## job 861
Design sig_16_hw, start of the top module:
module sig_16_hw #(parameter K=16,DWIDTH=32,EXPONENT_WIDTH=8, BIAS=8'd127)(input [DWIDTH-1:0] x_in,input clk,start,rst,output reg valid, output [DWIDTH-1:0] y_out);
wire [EXPONENT_WIDTH-1:0] exp_wo_bias,exp_wo_bias_1st;									
wire [K-1:0] c_out;
wire [DWIDTH-1:0] rm_data,rm_pos_1,rm_neg_1;
wire [9:0] cmp_ip,c1_in2,c2_in2,c3_in2,c4_in2,c5_in2,c6_in2,c7_in2,c8_in2,c9_in2,c10_in2,c11_in2,c12_in2,c13_in2,c14_in2,c15_in2,c16_in2;			 
wire cmp_op;
reg x_gre_3,x_neg_pos,x_sp_case,x_sp_case_2nd;
reg x_neg_pos_1st,x_neg_pos_2nd;
reg x_gre_3_2nd;
reg ip_adder_ready;
wire x_gre_3_1st;
wire [$clog2(K)-1:0] pe_addr;
wire [1:0] sp_addr;
wire sp_case;
wire [DWIDTH-1:0] sp_data,rm_neg_calculate_data,rm_neg_data;
wire [EXPONENT_WIDTH+4:0] cmp_ip_1st;
wire [DWIDTH-1:0] rm_neg_05,rm_pos_05;
wire valid_sub_1st,valid_sub_2nd;
reg start_ip;
reg [DWIDTH-1:0] x;
parameter IDLE_WAIT=3'd0,START=3'd1,ADD_WAIT=3'd2,WAIT_1=3'd3,WAIT_2=3'd4,DONE=3'd5;
reg [2:0] present_state, next_state;
wire adder_rst;
assign exp_wo_bias_1st= (x[DWIDTH-2:DWIDTH-EXPONENT_WIDTH-1] - BIAS);							 
assign exp_wo_bias= exp_wo_bias_1st[EXPONENT_WIDTH-1]?(~(exp_wo_bias_1st)+1'b1):(exp_wo_bias_1st);		
  ...
For scale: ~220 flip-flops, ~68 I/O pins, about 15000 um^2 of cells after synthesis.
clock: 7.91 ns
lec_check: 0
cap_margin: 20
core_margin: 2
core_utilization: 40
place_density: 0.6
slew_margin: 20
run.sh (not shown) runs the stock make flow with config.mk's settings and CLKGATE_MAP_FILE=.
#### Input delta (job 3706 over job 861)
-- flow/config.mk --
<<< job 861, line 7
export LEC_CHECK = 0
export CAP_MARGIN = 20
export CORE_MARGIN = 2
export CORE_UTILIZATION = 40
export PLACE_DENSITY = 0.6
export SLEW_MARGIN = 20
>>> job 3706, line 7
export LEC_CHECK = 0
export ABC_AREA = 1
export CAP_MARGIN = 20
export CORE_MARGIN = 2
export CORE_UTILIZATION = 72
export PLACE_DENSITY = 0.66
export SLEW_MARGIN = 20
==> flow/constraint.sdc <==
create_clock -name core_clock -period 5.27 [get_ports {clk}]
set_input_delay 1.0540 -clock core_clock [delete_from_list [all_inputs] [get_ports {clk}]]
set_output_delay 1.0540 -clock core_clock [all_outputs]
set_load 0.01 [all_outputs]
==> results <==
In job 3706 the implementation ran to completion but is not tape-out ready, as the final checks report negative setup slack. Compared with job 861, job 3706 shows a lower accumulated negative setup slack. Via density per instance went up by more than 10% going from job 861 to job 3706. On count of multi-input combinational gates: job 3706 sits above job 861. On initial antenna violation count: between job 861 and job 3706, it ends up lower for job 861. Diff job 861 and job 3706: area share of and/or/nand/nor cells after synthesis higher in job 3706. | share of the cycle needed by the critical path after routing | job 3706 vs job 861 | 38 points higher |. Job 861 ended up with met4 as its uppermost signal routing layer after detailed routing; job 3706 ended up with met5. Switching fraction of total power in job 3706 vs job 861: up 3.8 points. Relative to job 861, critical path depth increased by 12 in job 3706.
Input-level comparison between job 1928 and job 3706:
-- flow/config.mk --
<<< job 3706, line 11
export CORE_UTILIZATION = 72
export PLACE_DENSITY = 0.66
export SLEW_MARGIN = 20
>>> job 1928, line 11
export CORE_UTILIZATION = 72
export CTS_CLUSTER_SIZE = 10
export PLACE_DENSITY = 0.38
export SLEW_MARGIN = 20
export TNS_END_PERCENT = 5
==> flow/constraint.sdc <==
create_clock -name core_clock -period 4.47 [get_ports {clk}]
set_input_delay 0.8940 -clock core_clock [delete_from_list [all_inputs] [get_ports {clk}]]
set_output_delay 0.8940 -clock core_clock [all_outputs]
set_load 0.01 [all_outputs]
==> comparison <==
- NOTE number of cells upsized or downsized after cts job 3706->job 1928 increased by more than 100%
- As the logs show, job 1928 stopped at global routing (5_1_grt) after a tool error, so it never reached the end of the flow.
- As far as level count of the clock H-tree goes, job 3706 and job 1928 are indistinguishable; the numbers are identical.
- Against job 3706 as the reference, job 1928 delivers a higher TritonCTS buffer count.
- Compared with job 3706, final RePlAce weighted congestion in job 1928 decreased slightly.
- As far as area fraction in full adders, half adders and majority gates goes, job 3706 and job 1928 are indistinguishable; the numbers are identical.
- Higher post-placement cell area among job 1928 and job 3706: job 1928
- Against job 3706, job 1928 comes in 0.64 ns lower on worst setup slack after placement.
### job 1928 -> job 3290
==> flow/config.mk <==
export PLATFORM = sky130hd
export DESIGN_NAME = sig_16_hw
export DESIGN_NICKNAME = sig_16_hw
export VERILOG_FILES = /design/flow/design.v
export SDC_FILE = /design/flow/constraint.sdc
export NUM_CORES = 4
export LEC_CHECK = 0
export CAP_MARGIN = 20
export CORE_MARGIN = 2
export CORE_UTILIZATION = 60
export SLEW_MARGIN = 20
==> flow/constraint.sdc <==
create_clock -name core_clock -period 4.56 [get_ports {clk}]
set_input_delay 0.9120 -clock core_clock [delete_from_list [all_inputs] [get_ports {clk}]]
set_output_delay 0.9120 -clock core_clock [all_outputs]
set_load 0.01 [all_outputs]
==> results <==
- Not one of job 3290 and job 1928 finished clean.
- Final checks on job 3290, whose flow otherwise completed, came back failing, citing negative setup slack.
- Delta (job 3290 minus job 1928): post-synthesis share of cell area spent on xor and xnor gates saw an increase; mean area per synthesized cell grew by 23%; core box area picked up an extra 20%; adder and majority cell fraction of the synthesized area about even.
- On job 3290: cell area after synthesis is about 0.44% lower than what job 1928 gave.
- Job 3290 against job 1928; synthesized instance count is down by more than 10%.
- Post-synthesis chip area from yosys: job 3290 vs job 1928 down 0.44%

* * *

## zinc
sig_16_hw again, from the RTL that the note above started with.
// sig_16_hw
module sig_16_hw #(parameter K=16,DWIDTH=32,EXPONENT_WIDTH=8, BIAS=8'd127)(input [DWIDTH-1:0] x_in,input clk,start,rst,output reg valid, output [DWIDTH-1:0] y_out);
export LEC_CHECK = 0
export ABC_AREA = 1
export CAP_MARGIN = 20
export CORE_MARGIN = 2
export CORE_UTILIZATION = 70
export CTS_CLUSTER_SIZE = 36
export HOLD_SLACK_MARGIN = -0.09
export MAX_ROUTING_LAYER = met4
export PLACE_DENSITY = 0.65
export SETUP_SLACK_MARGIN = -0.27
export SLEW_MARGIN = 20
create_clock -name core_clock -period 4.86 [get_ports {clk}]
Flow for zinc halted at global routing, error code GRT-0232.
Modified inputs, fjord compared to zinc
- MAX_ROUTING_LAYER no longer set, was met4
- HOLD_SLACK_MARGIN no longer set, was -0.09
- ABC_AREA no longer set, was 1
- CTS_CLUSTER_SIZE no longer set, was 36
- GPL_TIMING_DRIVEN now 0, previously not set
- PLACE_DENSITY no longer set, was 0.65
- SETUP_SLACK_MARGIN no longer set, was -0.27
- CORE_UTILIZATION now 40, was 70
- GPL_ROUTABILITY_DRIVEN now 0, previously not set
- the clock period (ns, I/O delays scaled along) now 10.0, was 4.86
Results
When fjord is measured against zinc, its area of the mapped netlist turns out about 0.44% lower. No stage failed in fjord, and the final checks on the layout all came back clean. Relative to zinc, core footprint increased by 74% in fjord. fjord ends up with a cell resize tally after clock tree synthesis that is 117 lower than in zinc. Post-CTS setup-driven buffer insertion count was higher in zinc than in fjord.
diff inputs: fjord => indigo
- a deleted GPL_TIMING_DRIVEN that had been 0
- a change of CAP_MARGIN from 20 to 0
- an added CELL_PAD_IN_SITES_GLOBAL_PLACEMENT of 2
- an added PLACE_DENSITY_LB_ADDON of 0.24
- an added CELL_PAD_IN_SITES_DETAIL_PLACEMENT of 2
- an added MIN_ROUTING_LAYER of met2
- an added ABC_AREA of 0
- a change of SLEW_MARGIN from 20 to 25
- an added TNS_END_PERCENT of 20
- a change of CORE_UTILIZATION from 40 to 52
- an added MAX_ROUTING_LAYER of met4
- an added CTS_CLUSTER_SIZE of 61
--- outcome ---
indigo is listed as incomplete: the tool reported an error in detailed placement and the run ended there.
Diff fjord..indigo | post-synthesis cell type count | unchanged
NOTE: horizontal die dimension in indigo falls short of that of fjord
| post-synthesis register bit count | fjord vs indigo | ≈ equal |
Area share of fa/ha/maj cells after synthesis: fjord vs indigo identical
Looking at core utilization before placement across indigo and fjord, the one that comes out lower is fjord.
Placeable core area (indigo over fjord): decrease, about 22%
Summary of indigo over fjord: synthesized area about even, chip footprint fell about 23%, area share of xor/xnor cells in the synthesized design about even.

* * *

Starting RTL as in the previous note.
make LEC_CHECK=0 ABC_AREA=1 CAP_MARGIN=0 CELL_PAD_IN_SITES_DETAIL_PLACEMENT=2 CELL_PAD_IN_SITES_GLOBAL_PLACEMENT=2 CORE_MARGIN=2 CORE_UTILIZATION=40 GPL_ROUTABILITY_DRIVEN=0 MAX_ROUTING_LAYER=met4 MIN_ROUTING_LAYER=met2 PLACE_DENSITY_LB_ADDON=0.24 SETUP_SLACK_MARGIN=0.27 SLEW_MARGIN=25 finish   # period 10.0 ns
The first run finished clean.
Then changed:
- ABC_AREA: 1 -> 0
- CELL_PAD_IN_SITES_DETAIL_PLACEMENT: 2 -> default
- CELL_PAD_IN_SITES_GLOBAL_PLACEMENT: 2 -> default
- CORE_ASPECT_RATIO: default -> 0.72
- CORE_UTILIZATION: 40 -> 33
- CTS_CLUSTER_DIAMETER: default -> 191
- GPL_ROUTABILITY_DRIVEN: 0 -> 1
- GPL_TIMING_DRIVEN: default -> 1
- HOLD_SLACK_MARGIN: default -> 0.07
- MAX_ROUTING_LAYER: met4 -> met5
- PLACE_DENSITY_LB_ADDON: 0.24 -> 0.17
- SETUP_SLACK_MARGIN: 0.27 -> default
- SLEW_MARGIN: 25 -> 20
=>
- The new run completed without violations
- die area climbs by 20%
- critical path depth drops by 14
- clock-buffer cell count drops by 3
- design area barely changes
- maximum frequency drops by about 5.6%
- worst hold slack degrades by 14 ps
- synthesized area drops by 0.44%
- first-iteration DRC count drops by about 43%
- power drops by 17%
- core utilization drops by 7.8 points
- worst setup slack degrades by 490 ps
Then changed:
- ABC_AREA: 0 -> 1
- CAP_MARGIN: 0 -> 20
- CORE_ASPECT_RATIO: 0.72 -> default
- CORE_UTILIZATION: 33 -> 68
- CTS_CLUSTER_DIAMETER: 191 -> default
- GPL_ROUTABILITY_DRIVEN: 1 -> default
- GPL_TIMING_DRIVEN: 1 -> default
- HOLD_SLACK_MARGIN: 0.07 -> default
- MAX_ROUTING_LAYER: met5 -> default
- MIN_ROUTING_LAYER: met2 -> default
- PLACE_DENSITY_LB_ADDON: 0.17 -> default
- SETUP_SLACK_MARGIN: default -> 1.71
- clock period: 10.0 -> 5.93 ns (I/O delays scaled with it)
With this change the flow finished but fails on negative setup slack.
Non-clock buffer count came out higher by 75.
Hold slack got worse by 17 ps.
Design area came out higher by 7.1%.
Count of clock-buffer cells in the layout came out lower by 6.
Total power came out higher by 82%.
Via count came out lower by 15%.
Cell count came out higher by 8.3%.
Then changed:
- ABC_AREA: 1 -> default
- CORE_UTILIZATION: 68 -> 72
- CTS_CLUSTER_SIZE: default -> 14
- PLACE_DENSITY_LB_ADDON: default -> 0.2
- SETUP_SLACK_MARGIN: 1.71 -> 1.87
- clock period: 5.93 -> 7.38 ns (I/O delays scaled with it)
After rerunning:
- With this change the flow finished clean
- clock power shrinks by 29%
- final cell count shrinks by 18%
- clock skew grows by 15 ps
- die area shrinks by 5.8%
- count of clock-buffer cells in the layout grows by 5
- register-to-register slack gets better by 980 ps
- critical path depth shrinks by 18
Then changed:
- CORE_UTILIZATION: 72 -> 40
- CTS_CLUSTER_SIZE: 14 -> default
- PLACE_DENSITY: default -> 0.6
- PLACE_DENSITY_LB_ADDON: 0.2 -> default
- SETUP_SLACK_MARGIN: 1.87 -> default
- clock period: 7.38 -> 10.0 ns (I/O delays scaled with it)
After rerunning:
- register-to-register slack improves by 1500 ps
- sequential share of layout area climbs by 1.4 points
- global-route usage drops by 24 points
- clock-buffer cell count drops by 4
- final area drops by 4.6%
- fmax drops by about 15%
- flip-flop count does not change
- non-clock buffer count drops by 56
- worst setup slack improves by 1500 ps
Power is estimated from default activity; no workload was simulated.
